## the reference run
Design drum_grid, start of the top module:
module drum_grid
(input clock,
 input reset,                      
 input  [3*3*18-1:0] u_hit,        
 output [3*3*18-1:0] u_out         
);
Size: about 490 flip-flops, ~330 I/O pins, about 190000 um2 of cells after synthesis.
export LEC_CHECK = 0
export CAP_MARGIN = 20
export CELL_PAD_IN_SITES_GLOBAL_PLACEMENT = 2
export CORE_MARGIN = 2
export CORE_UTILIZATION = 25
export GPL_TIMING_DRIVEN = 0
export MAX_ROUTING_LAYER = met5
export PLACE_DENSITY_LB_ADDON = 0.01
export SETUP_SLACK_MARGIN = -2.0
export SLEW_MARGIN = 20
export TNS_END_PERCENT = 75
create_clock -name core_clock -period 35.2 [get_ports {clock}]
run.sh (not shown) runs the stock make flow with config.mk's settings and CLKGATE_MAP_FILE=.
The flow did not stop early for the reference run: all stages ran, and the layout cleared the timing, DRC and antenna checks.
[inputs] the trial run vs the reference run
Settings: CORE_UTILIZATION now 71, was 25; PLACE_DENSITY_LB_ADDON no longer set, was 0.01; TNS_END_PERCENT no longer set, was 75; SETUP_SLACK_MARGIN now 2.79, was -2.0; GPL_TIMING_DRIVEN no longer set, was 0; MAX_ROUTING_LAYER no longer set, was met5; CELL_PAD_IN_SITES_GLOBAL_PLACEMENT no longer set, was 2; the clock period (ns, I/O delays scaled along) now 21.8, was 35.2.
--- outcome ---
- Compared to the reference run, the routing of the trial run uses less wire.
- Number of buffers and inverters on the critical path is lower on the reference run
- Any difference in relative area change from synthesis to final layout between the trial run and the reference run is small enough to ignore.
- The trial run against the reference run: met3 wire length increased 210%; number of detailed-route iterations in the first pass increased 1.
- The maximum buffer depth of the clock tree reported for the trial run is smaller than that of the reference run by 1.
- Compared with the reference run, in the trial run utilization of the core after routing rose by 51 points, die area down 510000 um2, aggregate global-route resource usage increased 21 points.

========
## harbor
Starting RTL as in the previous note.
clock: 35.2 ns
lec_check: 0
cap_margin: 20
core_aspect_ratio: 0.5
core_margin: 2
core_utilization: 51
gpl_routability_driven: 0
gpl_timing_driven: 0
max_routing_layer: met5
place_density: 0.4
slew_margin: 20
tns_end_percent: 5
Relative to harbor, the following input files were edited for cedar:
- removing MAX_ROUTING_LAYER (formerly met5)
- removing CORE_ASPECT_RATIO (formerly 0.5)
- removing GPL_ROUTABILITY_DRIVEN (formerly 0)
- removing PLACE_DENSITY (formerly 0.4)
- changing CORE_UTILIZATION from 51 to 40
- removing GPL_TIMING_DRIVEN (formerly 0)
- removing TNS_END_PERCENT (formerly 5)
- changing the clock period (ns, I/O delays scaled along) from 35.2 to 25.0
Compare harbor and cedar | die size higher: cedar. In the final reports, the cell area of cedar is larger than that of harbor. harbor and cedar ended up with nearly the same fraction of cell area in non-clock buffers. cedar ends up with a post-route clock period utilization that is 16 points higher than in harbor. Worst hold slack up 12 ps in cedar wrt harbor. Diff harbor -> cedar | total cell area at the placement stage | increase of about 0.7%. The setup slack of cedar is smaller than that of harbor. Multi-input combinational cell count of harbor is on par with cedar.
#### Input delta (sierra over cedar)
- an added ABC_AREA of 1
- a change of CORE_UTILIZATION from 40 to 54
- an added CORE_ASPECT_RATIO of 0.53
- an added CTS_CLUSTER_SIZE of 21
- an added SETUP_SLACK_MARGIN of 5.0
- a change of CAP_MARGIN from 20 to 30
- an added CELL_PAD_IN_SITES_GLOBAL_PLACEMENT of 3
- an added CELL_PAD_IN_SITES_DETAIL_PLACEMENT of 2
- a change of SLEW_MARGIN from 20 to 40
Notes after the runs:
Synthesized cell area delta for sierra relative to cedar: 8600 µm² higher. 3_1_place_gp_skip_io: sierra exited with error. Going from cedar to sierra, pre-placement core utilization has increased; chip area in the Yosys report increased by about 4.4% relative to the old numbers; cell count after synthesis higher. sierra vs cedar: core area down in sierra. Share of cell area taken by muxes after synthesis down 1.1 points in sierra wrt cedar. Relative to cedar, the number of different library cells in the post-synthesis netlist of sierra is lower by 37%.
Changes in violet relative to sierra:
- clearing CTS_CLUSTER_SIZE, which used to be 21
- swapping 54 for 40 in CORE_UTILIZATION
- clearing CORE_ASPECT_RATIO, which used to be 0.53
### Flow results
- The final layout from violet, which completed every stage, passed the timing, DRC and antenna checks at the end of the flow.
- As far as number of register bits inferred by synthesis goes, sierra and violet are indistinguishable; the numbers are identical.
- Proportion of synthesized chip area in sequential cells: sierra vs violet identical
- sierra -> violet: synthesized cell count delta 0, exact match
- sierra → violet: die width decreased by about 15% relative to the old numbers, chip area increased by about 35% relative to the old numbers, core footprint increased by about 35% relative to the old numbers, vertical die dimension increased by 270 µm relative to the old numbers, pre-placement core utilization decreased by 14 points relative to the old numbers.
- Status: parity-gate share of the synthesized area counting xor and xnor cells parity (sierra, violet)
#### Input delta (ember over violet)
- CAP_MARGIN: 30 -> 20
- SLEW_MARGIN: 40 -> 25
- ABC_AREA: 1 -> unset
- CELL_PAD_IN_SITES_DETAIL_PLACEMENT: 2 -> unset
--- outcome ---
- Compared with violet, ember shows standard cell area after detailed placement that has gone down by a few percent.
- Cmp violet and ember / floorplan die width / higher: violet
- Looking only at AND-OR/OR-AND share of the synthesized area, and setting everything else aside, the lower value of violet and ember goes to ember.
- Share of the clock period used by the worst path: ember vs violet down 1.3 points
- Arrival time at the worst endpoint was lower in ember than in violet.
- In the metrics for violet and ember, the one carrying the higher hold slack is ember.
- Note that the synthesized cell count recorded for violet amounts to 1.16 times the value seen in ember.
- Flip-flop and latch count after synthesis: ember vs violet — no meaningful difference
- Via count (ember / violet): 0.78

========
The RTL this note starts from:
==> flow/design.v <==
module signed_mult_1_17 (out, a, b);
	output 	signed  [17:0]	out;
	input 	signed	[17:0] 	a;
	input 	signed	[17:0] 	b;
	wire 	signed	[35:0]	mult_out;
	assign mult_out = a * b;
	assign out = {mult_out[35], mult_out[33:17]};
endmodule
module OneNode(output signed [17:0] u_2_mid,    
	       input clock,		        
	       input reset,		        
	       input signed [17:0] u_hit_mid,   
	       input signed [17:0] u_1_right,   
	       input signed [17:0] u_1_left,     
	       input signed [17:0] u_1_up,      
	       input signed [17:0] u_1_down    
);  
    reg signed [17:0] u_0_mid_temp;		 
    reg signed [17:0] u_1_mid_temp, u_1_right_temp, u_1_left_temp, u_1_up_temp, u_1_down_temp; 
    wire signed [17:0] temp1,temp2, temp3, temp4;
    parameter [17:0] rho = (1<<17)/20; 
    parameter [17:0] eta = (999<<17)/1000;
    always @ (posedge clock) 
    begin
	if (reset == 0)
	begin
	    u_1_mid_temp = u_hit_mid; 
	    u_0_mid_temp = u_1_mid_temp; 
	    u_1_right_temp = 0; 
	    u_1_left_temp = 0;
	    u_1_up_temp = 0;
	    u_1_down_temp = 0;
   	end
        else
	begin
	    u_0_mid_temp = u_1_mid_temp;  
            u_1_mid_temp = u_2_mid;	   
	    u_1_right_temp = u_1_right;   
	    u_1_left_temp = u_1_left;	   
	    u_1_up_temp = u_1_up;         
	    u_1_down_temp = u_1_down;     
	end
    end
    assign  temp1 = u_1_up_temp + u_1_down_temp + u_1_right_temp + u_1_left_temp - (u_1_mid_temp<<<2);
    signed_mult_1_17 mult_1(.out(temp2),
			    .a(temp1),
                            .b(rho)); 
    assign  temp4 = temp2 + (u_1_mid_temp<<<1) - temp3;
    signed_mult_1_17 mult_2(.out(temp3),
			    .a(u_0_mid_temp),
                            .b(eta)); 
    signed_mult_1_17 mult_3(.out(u_2_mid),
			    .a(temp4),
                            .b(eta)); 
endmodule
module multNodes
#(parameter SIZE = 10)
(output signed [SIZE*SIZE*18-1:0] u_2_mid,    
 input clock,
 input reset,		        
 input signed [SIZE*SIZE*18-1:0] u_hit_mid,   
 input signed [SIZE*SIZE*18-1:0] u_1_right,   
 input signed [SIZE*SIZE*18-1:0] u_1_left,     
 input signed [SIZE*SIZE*18-1:0] u_1_up,      
 input signed [SIZE*SIZE*18-1:0] u_1_down     
);
    genvar i,j,k;
    generate
	for (k = 1; k < SIZE-1; k = k + 1) begin: side
		OneNode nodeUp(.u_2_mid(u_2_mid[(((0)*SIZE+(k))*18) +: 18]),
			       .clock(clock),
		               .reset(reset),
	                       .u_hit_mid(u_hit_mid[(((0)*SIZE+(k))*18) +: 18]),
	                       .u_1_right(u_1_right[(((0)*SIZE+(k+1))*18) +: 18]),
	                       .u_1_left(u_1_left[(((0)*SIZE+(k-1))*18) +: 18]),
	                       .u_1_up(18'sd0),
	       	               .u_1_down(u_1_down[(((1)*SIZE+(k))*18) +: 18]));
		OneNode nodeDown(.u_2_mid(u_2_mid[(((SIZE-1)*SIZE+(k))*18) +: 18]),
			         .clock(clock),
		                 .reset(reset),
	                         .u_hit_mid(u_hit_mid[(((SIZE-1)*SIZE+(k))*18) +: 18]),
	                         .u_1_right(u_1_right[(((SIZE-1)*SIZE+(k+1))*18) +: 18]),
	                         .u_1_left(u_1_left[(((SIZE-1)*SIZE+(k-1))*18) +: 18]),
	                         .u_1_up(u_1_up[(((SIZE-2)*SIZE+(k))*18) +: 18]),
	       	                 .u_1_down(18'sd0));
		OneNode nodeLeft(.u_2_mid(u_2_mid[(((k)*SIZE+(0))*18) +: 18]),
			         .clock(clock),
		                 .reset(reset),
	                         .u_hit_mid(u_hit_mid[(((k)*SIZE+(0))*18) +: 18]),
	                         .u_1_right(u_1_right[(((k)*SIZE+(1))*18) +: 18]),
	                         .u_1_left(18'sd0),
	                         .u_1_up(u_1_up[(((k-1)*SIZE+(0))*18) +: 18]),
	       	                 .u_1_down(u_1_down[(((k+1)*SIZE+(0))*18) +: 18]));
		OneNode nodeRight(.u_2_mid(u_2_mid[(((k)*SIZE+(SIZE-1))*18) +: 18]),
			         .clock(clock),
		                 .reset(reset),
	                         .u_hit_mid(u_hit_mid[(((k)*SIZE+(SIZE-1))*18) +: 18]),
	                         .u_1_right(18'sd0),
	                         .u_1_left(u_1_left[(((k)*SIZE+(SIZE-2))*18) +: 18]),
	                         .u_1_up(u_1_up[(((k+1)*SIZE+(SIZE-1))*18) +: 18]),
	       	                 .u_1_down(u_1_down[(((k-1)*SIZE+(SIZE-1))*18) +: 18]));
	end
    endgenerate
    generate
	for (k = 0; k < SIZE; k = k + 10) begin: corner
		OneNode UpLeftCorner(.u_2_mid(u_2_mid[(((0)*SIZE+(k))*18) +: 18]),
			             .clock(clock),
		                     .reset(reset),
	                             .u_hit_mid(u_hit_mid[(((0)*SIZE+(k))*18) +: 18]),
	                             .u_1_right(u_1_right[(((0)*SIZE+(k+1))*18) +: 18]),
	                             .u_1_left(18'sd0),
	                             .u_1_up(18'sd0),
	       	                     .u_1_down(u_1_down[(((1)*SIZE+(k))*18) +: 18]));
		OneNode UpRightCorner(.u_2_mid(u_2_mid[(((k)*SIZE+(SIZE-1))*18) +: 18]),
			             .clock(clock),
		                     .reset(reset),
	                             .u_hit_mid(u_hit_mid[(((k)*SIZE+(SIZE-1))*18) +: 18]),
	                             .u_1_right(18'sd0),
	                             .u_1_left(u_1_left[(((k)*SIZE+(SIZE-2))*18) +: 18]),
	                             .u_1_up(18'sd0),
	       	                     .u_1_down(u_1_down[(((k+1)*SIZE+(SIZE-1))*18) +: 18]));
		OneNode DownLeftCorner(.u_2_mid(u_2_mid[(((SIZE-1)*SIZE+(k))*18) +: 18]),
			               .clock(clock),
		                       .reset(reset),
	                               .u_hit_mid(u_hit_mid[(((SIZE-1)*SIZE+(k))*18) +: 18]),
	                               .u_1_right(u_1_right[(((SIZE-1)*SIZE+(k+1))*18) +: 18]),
	                               .u_1_left(18'sd0),
	                               .u_1_up(u_1_up[(((SIZE-2)*SIZE+(k))*18) +: 18]),
	       	                      .u_1_down(18'sd0));
		OneNode DownRightCorner(.u_2_mid(u_2_mid[(((SIZE-1)*SIZE+(SIZE-1))*18) +: 18]),
			                .clock(clock),
		                        .reset(reset),
	                                .u_hit_mid(u_hit_mid[(((SIZE-1)*SIZE+(SIZE-1))*18) +: 18]),
	                                .u_1_right(18'sd0),
	                                .u_1_left(u_1_left[(((SIZE-1)*SIZE+(SIZE-2))*18) +: 18]),
	                                .u_1_up(u_1_up[(((SIZE-2)*SIZE+(SIZE-1))*18) +: 18]),
	       	                        .u_1_down(18'sd0));
	end
    endgenerate
    generate
	for (i = 1; i < SIZE-1; i = i + 1) begin: row
	    for (j = 1; j < SIZE-1; j = j + 1) begin: col
		OneNode node(.u_2_mid(u_2_mid[(((i)*SIZE+(j))*18) +: 18]),
			     .clock(clock),
		             .reset(reset),
	                     .u_hit_mid(u_hit_mid[(((i)*SIZE+(j))*18) +: 18]),
	                     .u_1_right(u_1_right[(((i)*SIZE+(j+1))*18) +: 18]),
	                     .u_1_left(u_1_left[(((i)*SIZE+(j-1))*18) +: 18]),
	                     .u_1_up(u_1_up[(((i-1)*SIZE+(j))*18) +: 18]),
	       	             .u_1_down(u_1_down[(((i+1)*SIZE+(j))*18) +: 18]));
	    end
	end
    endgenerate
endmodule
module drum_grid
(input clock,
 input reset,                      
 input  [3*3*18-1:0] u_hit,        
 output [3*3*18-1:0] u_out         
);
    localparam SIZE = 3;
    wire signed [SIZE*SIZE*18-1:0] u_2_mid;
    multNodes #(.SIZE(SIZE)) grid(.u_2_mid(u_2_mid),
		  .clock(clock),
 	          .reset(reset),
 	          .u_hit_mid(u_hit),
 	          .u_1_right(u_2_mid),
 	          .u_1_left(u_2_mid),
 	          .u_1_up(u_2_mid),
 	          .u_1_down(u_2_mid));
    assign u_out = u_2_mid;
endmodule
==> flow/config.mk <==
export PLATFORM = sky130hd
export DESIGN_NAME = drum_grid
export DESIGN_NICKNAME = drum_grid
export VERILOG_FILES = /design/flow/design.v
export SDC_FILE = /design/flow/constraint.sdc
export NUM_CORES = 4
export LEC_CHECK = 0
export CAP_MARGIN = 20
export CORE_MARGIN = 2
export CORE_UTILIZATION = 70
export CTS_CLUSTER_SIZE = 15
export GPL_TIMING_DRIVEN = 1
export MAX_ROUTING_LAYER = met5
export SETUP_SLACK_MARGIN = 5.0
export SLEW_MARGIN = 20
export TNS_END_PERCENT = 75
==> flow/constraint.sdc <==
create_clock -name core_clock -period 16.1 [get_ports {clock}]
set_input_delay 3.2200 -clock core_clock [delete_from_list [all_inputs] [get_ports {clock}]]
set_output_delay 3.2200 -clock core_clock [all_outputs]
set_load 0.01 [all_outputs]
The starting point ended with an error in global routing.
Next try:
--- a/flow/config.mk
+++ b/flow/config.mk
@@ -10,5 +10 @@
-export CORE_UTILIZATION = 70
-export CTS_CLUSTER_SIZE = 15
-export GPL_TIMING_DRIVEN = 1
-export MAX_ROUTING_LAYER = met5
-export SETUP_SLACK_MARGIN = 5.0
+export CORE_UTILIZATION = 71
@@ -16 +11,0 @@
-export TNS_END_PERCENT = 75
==> flow/constraint.sdc (replaced) <==
create_clock -name core_clock -period 20.5 [get_ports {clock}]
set_input_delay 4.1000 -clock core_clock [delete_from_list [all_inputs] [get_ports {clock}]]
set_output_delay 4.1000 -clock core_clock [all_outputs]
set_load 0.01 [all_outputs]
This time the run produced a layout that fails on negative setup slack.
Synthesized area does not change.
Die area is lower by about 1.4%.
Synthesized cell count does not change.
